==> run a: inputs <==
// axi_dma_controller
module axi_dma_controller #(
    parameter int ADDR_WD = 32,
    parameter int DATA_WD = 32,
    parameter int CHANNEL_COUNT = 8,  
    parameter int MAX_BURST_LEN = 16,  
    localparam int STRB_WD = DATA_WD / 8
) (
    input wire                    clk,
    input wire                    rst,
    input wire                    cmd_valid,
    input wire [ADDR_WD-1:0]      cmd_src_addr,
    input wire [ADDR_WD-1:0]      cmd_dst_addr,
    input wire [1:0]              cmd_burst,
    input wire [ADDR_WD-1:0]      cmd_len,
    input wire [2:0]              cmd_size,
    output wire                   cmd_ready,
    output wire                   M_AXI_ARVALID,
    output wire [ADDR_WD-1:0]     M_AXI_ARADDR,
    output wire [7:0]             M_AXI_ARLEN,
    output wire [2:0]             M_AXI_ARSIZE,
    output wire [1:0]             M_AXI_ARBURST,
    input wire                    M_AXI_ARREADY,
    input wire                    M_AXI_RVALID,
    input wire [DATA_WD-1:0]      M_AXI_RDATA,
    input wire [1:0]              M_AXI_RRESP,
    input wire                    M_AXI_RLAST,
    output wire                   M_AXI_RREADY,
    output wire                   M_AXI_AWVALID,
    output wire [ADDR_WD-1:0]     M_AXI_AWADDR,
    output wire [7:0]             M_AXI_AWLEN,
    output wire [2:0]             M_AXI_AWSIZE,
    output wire [1:0]             M_AXI_AWBURST,
    input wire                    M_AXI_AWREADY,
    output wire                   M_AXI_WVALID,
    output wire [DATA_WD-1:0]     M_AXI_WDATA,
    output wire [STRB_WD-1:0]     M_AXI_WSTRB,
    output wire                   M_AXI_WLAST,
    input wire                    M_AXI_WREADY,
    input wire                    M_AXI_BVALID,
    input wire [1:0]              M_AXI_BRESP,
  ...
==> flow/config.mk <==
export PLATFORM = sky130hd
export DESIGN_NAME = axi_dma_controller
export DESIGN_NICKNAME = axi_dma_controller
export VERILOG_FILES = /design/flow/design.v
export SDC_FILE = /design/flow/constraint.sdc
export NUM_CORES = 4
export LEC_CHECK = 0
export CAP_MARGIN = 20
export CORE_ASPECT_RATIO = 0.71
export CORE_MARGIN = 2
export CORE_UTILIZATION = 66
export CTS_CLUSTER_SIZE = 47
export GPL_ROUTABILITY_DRIVEN = 1
export GPL_TIMING_DRIVEN = 1
export MAX_ROUTING_LAYER = met5
export PLACE_DENSITY = 0.41
export SETUP_SLACK_MARGIN = 1.08
export SLEW_MARGIN = 10
export TNS_END_PERCENT = 5
==> flow/constraint.sdc <==
create_clock -name core_clock -period 4.13 [get_ports {clk}]
set_input_delay 0.8260 -clock core_clock [delete_from_list [all_inputs] [get_ports {clk}]]
set_output_delay 0.8260 -clock core_clock [all_outputs]
set_load 0.01 [all_outputs]
run.sh (not shown) runs the stock make flow with config.mk's settings and CLKGATE_MAP_FILE=.
==> run b: changes against run a <==
==> flow/config.mk (replaced) <==
export PLATFORM = sky130hd
export DESIGN_NAME = axi_dma_controller
export DESIGN_NICKNAME = axi_dma_controller
export VERILOG_FILES = /design/flow/design.v
export SDC_FILE = /design/flow/constraint.sdc
export NUM_CORES = 4
export LEC_CHECK = 0
export ABC_AREA = 1
export CAP_MARGIN = 20
export CORE_MARGIN = 2
export CORE_UTILIZATION = 70
export SETUP_SLACK_MARGIN = -0.17
export SLEW_MARGIN = 20
==> flow/constraint.sdc (replaced) <==
create_clock -name core_clock -period 3.75 [get_ports {clk}]
set_input_delay 0.7500 -clock core_clock [delete_from_list [all_inputs] [get_ports {clk}]]
set_output_delay 0.7500 -clock core_clock [all_outputs]
set_load 0.01 [all_outputs]
==> run c: changes against run a <==
==> flow/config.mk (replaced) <==
export PLATFORM = sky130hd
export DESIGN_NAME = axi_dma_controller
export DESIGN_NICKNAME = axi_dma_controller
export VERILOG_FILES = /design/flow/design.v
export SDC_FILE = /design/flow/constraint.sdc
export NUM_CORES = 4
export LEC_CHECK = 0
export CAP_MARGIN = 20
export CORE_MARGIN = 2
export CORE_UTILIZATION = 61
export CTS_CLUSTER_SIZE = 37
export SETUP_SLACK_MARGIN = 1.83
export SLEW_MARGIN = 20
==> flow/constraint.sdc (replaced) <==
create_clock -name core_clock -period 6.48 [get_ports {clk}]
set_input_delay 1.2960 -clock core_clock [delete_from_list [all_inputs] [get_ports {clk}]]
set_output_delay 1.2960 -clock core_clock [all_outputs]
set_load 0.01 [all_outputs]
==> comparison table <==
	run c	run b	run a
Status	failed layout checks	stopped before the end	failed layout checks
Stage where the flow stopped	-	global routing (5_1_grt)	-
Reasons for failing layout checks	negative setup slack	-	negative setup slack
Synth Area in Simple Gates	5.943%	15.64%	5.943%
Syn Inst Count	6355	9482	6355
Fin Hold WS	0.4691 ns	-	0.3907 ns
Multiplexer share of the synthesized area	13.82%	0.02117%	13.82%
Clock-pin slew on the worst setup and hold paths	0.06 ns	-	0.08 ns
Post-placement cell area	105800 um2	109700 um2	107900 um2
Yosys Chip Area	93190 um2	94570 um2	93190 um2
Setup WS post-layout	-3.499 ns	-	-5.704 ns
Transition time at the pin with the least slew margin	1.187 ns	-	1.153 ns
Register-to-register setup slack	-3.21 ns	-	-5.70 ns
Relative contribution of sequential cells to total power	22.7%	-	21.9%
Biggest cell category by area in the final layout	flip-flops and latches	-	flip-flops and latches
Routability congestion estimate	0.9152	0.9746	0.9452
Area growth syn-to-layout	26.63%	-	25.85%
Overall routed net length	279400 um	-	316600 um
Drt first-iter violations	8483	-	12290
Vias	63820	-	68180
Chip area	155900 um2	138100 um2	144300 um2
Power figures rest on the tool's default switching activity, not on a simulated workload.
